==> run a <==
Design mult16_top, start of the top module:
module mult16_top (
  input         clk,
  input  [15:0] a,
  input  [15:0] b,
  output [31:0] p
);
  reg  [15:0] a_r, b_r;
  reg  [31:0] p_r;
  wire [31:0] o;
  multiplier_16bit u_mul (.a(a_r), .b(b_r), .o(o));
  always @(posedge clk) begin
    a_r <= a;
    b_r <= b;
    p_r <= o;
  end
  assign p = p_r;
endmodule
export LEC_CHECK = 0
export CAP_MARGIN = 0
export CORE_MARGIN = 2
export CORE_UTILIZATION = 72
export CTS_CLUSTER_DIAMETER = 96
export PLACE_DENSITY = 0.39
export SETUP_SLACK_MARGIN = 1.6
export SLEW_MARGIN = 20
create_clock -name core_clock -period 12.2 [get_ports {clk}]
run.sh (not shown) runs the stock make flow with config.mk's settings and CLKGATE_MAP_FILE=.
==> run b: changes against run a <==
Settings changed: CAP_MARGIN 0 to 20, CTS_CLUSTER_DIAMETER 96 to unset, PLACE_DENSITY 0.39 to 0.65, SETUP_SLACK_MARGIN 1.6 to 0.58.
==> flow/constraint.sdc (replaced) <==
create_clock -name core_clock -period 3.75 [get_ports {clk}]
set_input_delay 0.7500 -clock core_clock [delete_from_list [all_inputs] [get_ports {clk}]]
set_output_delay 0.7500 -clock core_clock [all_outputs]
set_load 0.01 [all_outputs]
==> run c: changes against run a <==
Settings changed: CAP_MARGIN 0 to 20, CORE_UTILIZATION 72 to 58, CTS_CLUSTER_DIAMETER 96 to unset, PLACE_DENSITY 0.39 to unset, SETUP_SLACK_MARGIN 1.6 to unset.
==> flow/constraint.sdc (replaced) <==
create_clock -name core_clock -period 7.9 [get_ports {clk}]
set_input_delay 1.5800 -clock core_clock [delete_from_list [all_inputs] [get_ports {clk}]]
set_output_delay 1.5800 -clock core_clock [all_outputs]
set_load 0.01 [all_outputs]
==> run d: changes against run a <==
Settings changed: ABC_AREA set to 1, CAP_MARGIN 0 to 20, CTS_CLUSTER_DIAMETER 96 to 348, PLACE_DENSITY 0.39 to unset, SETUP_SLACK_MARGIN 1.6 to unset.
==> flow/constraint.sdc (replaced) <==
create_clock -name core_clock -period 6.15 [get_ports {clk}]
set_input_delay 1.2300 -clock core_clock [delete_from_list [all_inputs] [get_ports {clk}]]
set_output_delay 1.2300 -clock core_clock [all_outputs]
set_load 0.01 [all_outputs]
==> reports/results.tsv <==
metric	value	unit
crit-path max cell delay	0.55	ns
Setup Viol. Count Final	20	
outcome	failed layout checks	
Seq area share	0.143	
routed vias	4905	
drt first pass iters	7	
post-route worst setup slack	-6.33	ns
Inst Count DP	934	
layout check failures	setup timing	
Mapped Cells	733	
Layout area overhead	12.7	%
crit path DRT	6.41	ns
# Post-CTS Setup Buffers	0	
clk slew on worst S/H paths	0.07	ns
Crit. Startpoint	b_r[0]	
die area	12000	µm²
(the above is from run d)
==> reports/results.tsv <==
metric	value	unit
outcome	failed layout checks	
layout check failures	setup timing	
# Post-CTS Setup Buffers	0	
Setup Viol. Count Final	3	
die area	11500	µm²
Seq area share	0.150	
drt first pass iters	4	
post-route worst setup slack	-0.389	ns
Mapped Cells	674	
Layout area overhead	11.5	%
Inst Count DP	855	
clk slew on worst S/H paths	0.07	ns
routed vias	4633	
crit path DRT	12.46	ns
crit-path max cell delay	0.55	ns
Crit. Startpoint	a_r[14]	
(the above is from run a)
==> reports/results.tsv <==
metric	value	unit
outcome	failed layout checks	
layout check failures	setup timing	
Layout area overhead	15.9	%
clk slew on worst S/H paths	0.05	ns
Setup Viol. Count Final	16	
routed vias	4574	
# Post-CTS Setup Buffers	2	
Seq area share	0.144	
crit-path max cell delay	0.55	ns
Inst Count DP	915	
drt first pass iters	4	
post-route worst setup slack	-4.55	ns
die area	14200	µm²
(the above is from run c)
==> reports/results.tsv <==
metric	value	unit
outcome	failed layout checks	
Mapped Cells	674	
routed vias	5001	
# Post-CTS Setup Buffers	2	
post-route worst setup slack	-8.82	ns
die area	11500	µm²
Layout area overhead	19.3	%
layout check failures	setup timing	
Setup Viol. Count Final	26	
clk slew on worst S/H paths	0.07	ns
(the above is from run b)


==> build 48 <==
mult16_top again, from the RTL that the note above started with.
Settings: LEC_CHECK=0, ABC_AREA=0, CAP_MARGIN=20, CELL_PAD_IN_SITES_GLOBAL_PLACEMENT=3, CORE_ASPECT_RATIO=0.85, CORE_MARGIN=2, CORE_UTILIZATION=40, CTS_CLUSTER_DIAMETER=54, GPL_ROUTABILITY_DRIVEN=0, GPL_TIMING_DRIVEN=0, MAX_ROUTING_LAYER=met4, PLACE_DENSITY=0.54, SLEW_MARGIN=20, TNS_END_PERCENT=35; clock period 11.4 ns.
==> inputs of build 6, as changes to build 48 <==
==> flow/config.mk (replaced) <==
export PLATFORM = sky130hd
export DESIGN_NAME = mult16_top
export DESIGN_NICKNAME = mult16_top
export VERILOG_FILES = /design/flow/design.v
export SDC_FILE = /design/flow/constraint.sdc
export NUM_CORES = 4
export LEC_CHECK = 0
export CAP_MARGIN = 20
export CORE_MARGIN = 2
export CORE_UTILIZATION = 70
export SLEW_MARGIN = 20
==> flow/constraint.sdc (replaced) <==
create_clock -name core_clock -period 3.75 [get_ports {clk}]
set_input_delay 0.7500 -clock core_clock [delete_from_list [all_inputs] [get_ports {clk}]]
set_output_delay 0.7500 -clock core_clock [all_outputs]
set_load 0.01 [all_outputs]
==> comparison <==
- Between build 6 and build 48, the lower final cell count is in build 6 (gap about 9%, measured against build 48).
- Build 6 finished but failed the layout checks on negative setup slack. Build 48 produced a layout that fails on negative setup slack.
- Sequential share of layout area: build 48 is higher than build 6 (0.086 points).
- Of build 6 and build 48, build 48 has the higher die area (gap 42%, measured against build 48).
- Of build 6 and build 48, build 48 has the higher worst setup slack (gap 7500 ps).


==> try-raven: inputs <==
Starting RTL as in the previous note.
clock: 17.0 ns
lec_check: 0
cap_margin: 20
cell_pad_in_sites_global_placement: 2
core_aspect_ratio: 0.94
core_margin: 2
core_utilization: 58
cts_cluster_size: 70
gpl_routability_driven: 0
gpl_timing_driven: 1
min_routing_layer: met1
place_density_lb_addon: 0.1
setup_slack_margin: 1.96
slew_margin: 40
tns_end_percent: 65
==> try-amber: changes against try-raven <==
CELL_PAD_IN_SITES_GLOBAL_PLACEMENT = not set   (was 2)
CORE_ASPECT_RATIO = not set   (was 0.94)
CORE_UTILIZATION = 40   (was 58)
CTS_CLUSTER_SIZE = not set   (was 70)
GPL_ROUTABILITY_DRIVEN = not set   (was 0)
GPL_TIMING_DRIVEN = not set   (was 1)
MIN_ROUTING_LAYER = not set   (was met1)
PLACE_DENSITY_LB_ADDON = not set   (was 0.1)
SETUP_SLACK_MARGIN = not set   (was 1.96)
SLEW_MARGIN = 20   (was 40)
TNS_END_PERCENT = not set   (was 65)
==> flow/constraint.sdc (replaced) <==
create_clock -name core_clock -period 14.2 [get_ports {clk}]
set_input_delay 2.8400 -clock core_clock [delete_from_list [all_inputs] [get_ports {clk}]]
set_output_delay 2.8400 -clock core_clock [all_outputs]
set_load 0.01 [all_outputs]
==> comparison table <==
quantity                                                          try-amber                try-raven
Cell count after placement                                              968                      863
Final period demand of the worst path                              13680 ps                 14010 ps
Longest individual stage delay on the worst path                     520 ps                   640 ps
Reg2Reg Launch Point                                         b_r[0]$_DFF_P_          a_r[15]$_DFF_P_
Share of the core filled by cells before placement                    0.409                    0.599
Worst EP arrival                                                   13910 ps                 14240 ps
Detail-routed net length per standard cell                          12.0 um                  12.8 um
Final core utilization                                                0.461                    0.657
NumNets Final                                                           992                      979
Result of the run                                   complete, no violations  complete, no violations
Sequential share of cell area                                         0.149                    0.152


==> build 26 <==
mult16_top again, from the RTL that the note above started with.
clock: 12.1 ns
lec_check: 0
abc_area: 0
cap_margin: 40
cell_pad_in_sites_detail_placement: 0
core_aspect_ratio: 0.71
core_margin: 2
core_utilization: 72
cts_cluster_size: 93
hold_slack_margin: -0.08
max_routing_layer: met5
place_density: 0.64
setup_slack_margin: 0.96
slew_margin: 20
==> inputs of build 85, as changes to build 26 <==
ABC_AREA = default   (was 0)
CAP_MARGIN = 20   (was 40)
CELL_PAD_IN_SITES_DETAIL_PLACEMENT = default   (was 0)
CORE_ASPECT_RATIO = default   (was 0.71)
CTS_CLUSTER_DIAMETER = 96   (was default)
CTS_CLUSTER_SIZE = default   (was 93)
HOLD_SLACK_MARGIN = default   (was -0.08)
MAX_ROUTING_LAYER = default   (was met5)
PLACE_DENSITY = default   (was 0.64)
PLACE_DENSITY_LB_ADDON = 0.06   (was default)
SETUP_SLACK_MARGIN = default   (was 0.96)
==> flow/constraint.sdc (replaced) <==
create_clock -name core_clock -period 12.2 [get_ports {clk}]
set_input_delay 2.4400 -clock core_clock [delete_from_list [all_inputs] [get_ports {clk}]]
set_output_delay 2.4400 -clock core_clock [all_outputs]
set_load 0.01 [all_outputs]
==> inputs of trial 86, as changes to build 26 <==
ABC_AREA = default   (was 0)
CAP_MARGIN = 20   (was 40)
CELL_PAD_IN_SITES_DETAIL_PLACEMENT = default   (was 0)
CORE_ASPECT_RATIO = default   (was 0.71)
CORE_UTILIZATION = 55   (was 72)
CTS_CLUSTER_SIZE = default   (was 93)
HOLD_SLACK_MARGIN = default   (was -0.08)
MAX_ROUTING_LAYER = default   (was met5)
PLACE_DENSITY = default   (was 0.64)
SETUP_SLACK_MARGIN = default   (was 0.96)
==> flow/constraint.sdc (replaced) <==
create_clock -name core_clock -period 14.2 [get_ports {clk}]
set_input_delay 2.8400 -clock core_clock [delete_from_list [all_inputs] [get_ports {clk}]]
set_output_delay 2.8400 -clock core_clock [all_outputs]
set_load 0.01 [all_outputs]
==> inputs of build 12, as changes to build 26 <==
ABC_AREA = 1   (was 0)
CAP_MARGIN = 20   (was 40)
CELL_PAD_IN_SITES_DETAIL_PLACEMENT = default   (was 0)
CORE_ASPECT_RATIO = default   (was 0.71)
CTS_CLUSTER_SIZE = default   (was 93)
HOLD_SLACK_MARGIN = default   (was -0.08)
MAX_ROUTING_LAYER = default   (was met5)
PLACE_DENSITY = 0.35   (was 0.64)
SETUP_SLACK_MARGIN = default   (was 0.96)
==> flow/constraint.sdc (replaced) <==
create_clock -name core_clock -period 9.39 [get_ports {clk}]
set_input_delay 1.8780 -clock core_clock [delete_from_list [all_inputs] [get_ports {clk}]]
set_output_delay 1.8780 -clock core_clock [all_outputs]
set_load 0.01 [all_outputs]
==> flow_metrics.tcl <==
# implementation run metrics
set metrics [dict create \
    sh_comb_area 0.677 \
    outcome "complete, but fails checks" \
    worst_slack_ps -384 \
    cp.required_ps 12320 \
    postSynthSeqShare 0.166 \
    so.violations "setup timing" \
    setup_violations 3 \
    regArea_um2 1290 \
    buffers 89 \
    place_ws_ps -601 \
]
# the run above: build 26

==> flow_metrics.tcl <==
# implementation run metrics
set metrics [dict create \
    outcome "complete, but fails checks" \
    so.violations "setup timing" \
    setup_violations 3 \
    sh_comb_area 0.681 \
    place_ws_ps -518 \
    postSynthSeqShare 0.166 \
    cts_resized 11 \
    cp.required_ps 12460 \
    buffers 88 \
    regArea_um2 1290 \
    worst_slack_ps -371 \
]
# the run above: build 85

==> flow_metrics.tcl <==
# implementation run metrics
set metrics [dict create \
    postSynthSeqShare 0.160 \
    worst_slack_ps -3140 \
    grt_pass1_wl_um 22400 \
    bufAreaShareNonClock 0.115 \
    grt_pass1_vias 5307 \
    synth_nets 1006 \
    yosys_warnings 1 \
    synth-seq-cells 64 \
    regArea_um2 1290 \
    so.violations "setup timing" \
    buffers 114 \
    cp.required_ps 9640 \
    setup_violations 11 \
    logic_family "adder cells" \
    place_ws_ps -3420 \
    outcome "complete, but fails checks" \
    syn_inst 733 \
]
# the run above: build 12

==> flow_metrics.tcl <==
# implementation run metrics
set metrics [dict create \
    outcome "timing/DRC/antenna clean" \
    finalSetupTns_ps 0 \
    cp.required_ps 14420 \
    grtUsageMet1 0.215 \
    sh_comb_area 0.674 \
    regArea_um2 1290 \
    postSynthSeqShare 0.166 \
    worst_slack_ps 602 \
    place_ws_ps 151 \
    ff_type "dfxtp_1" \
    buffers 76 \
]
# the run above: trial 86

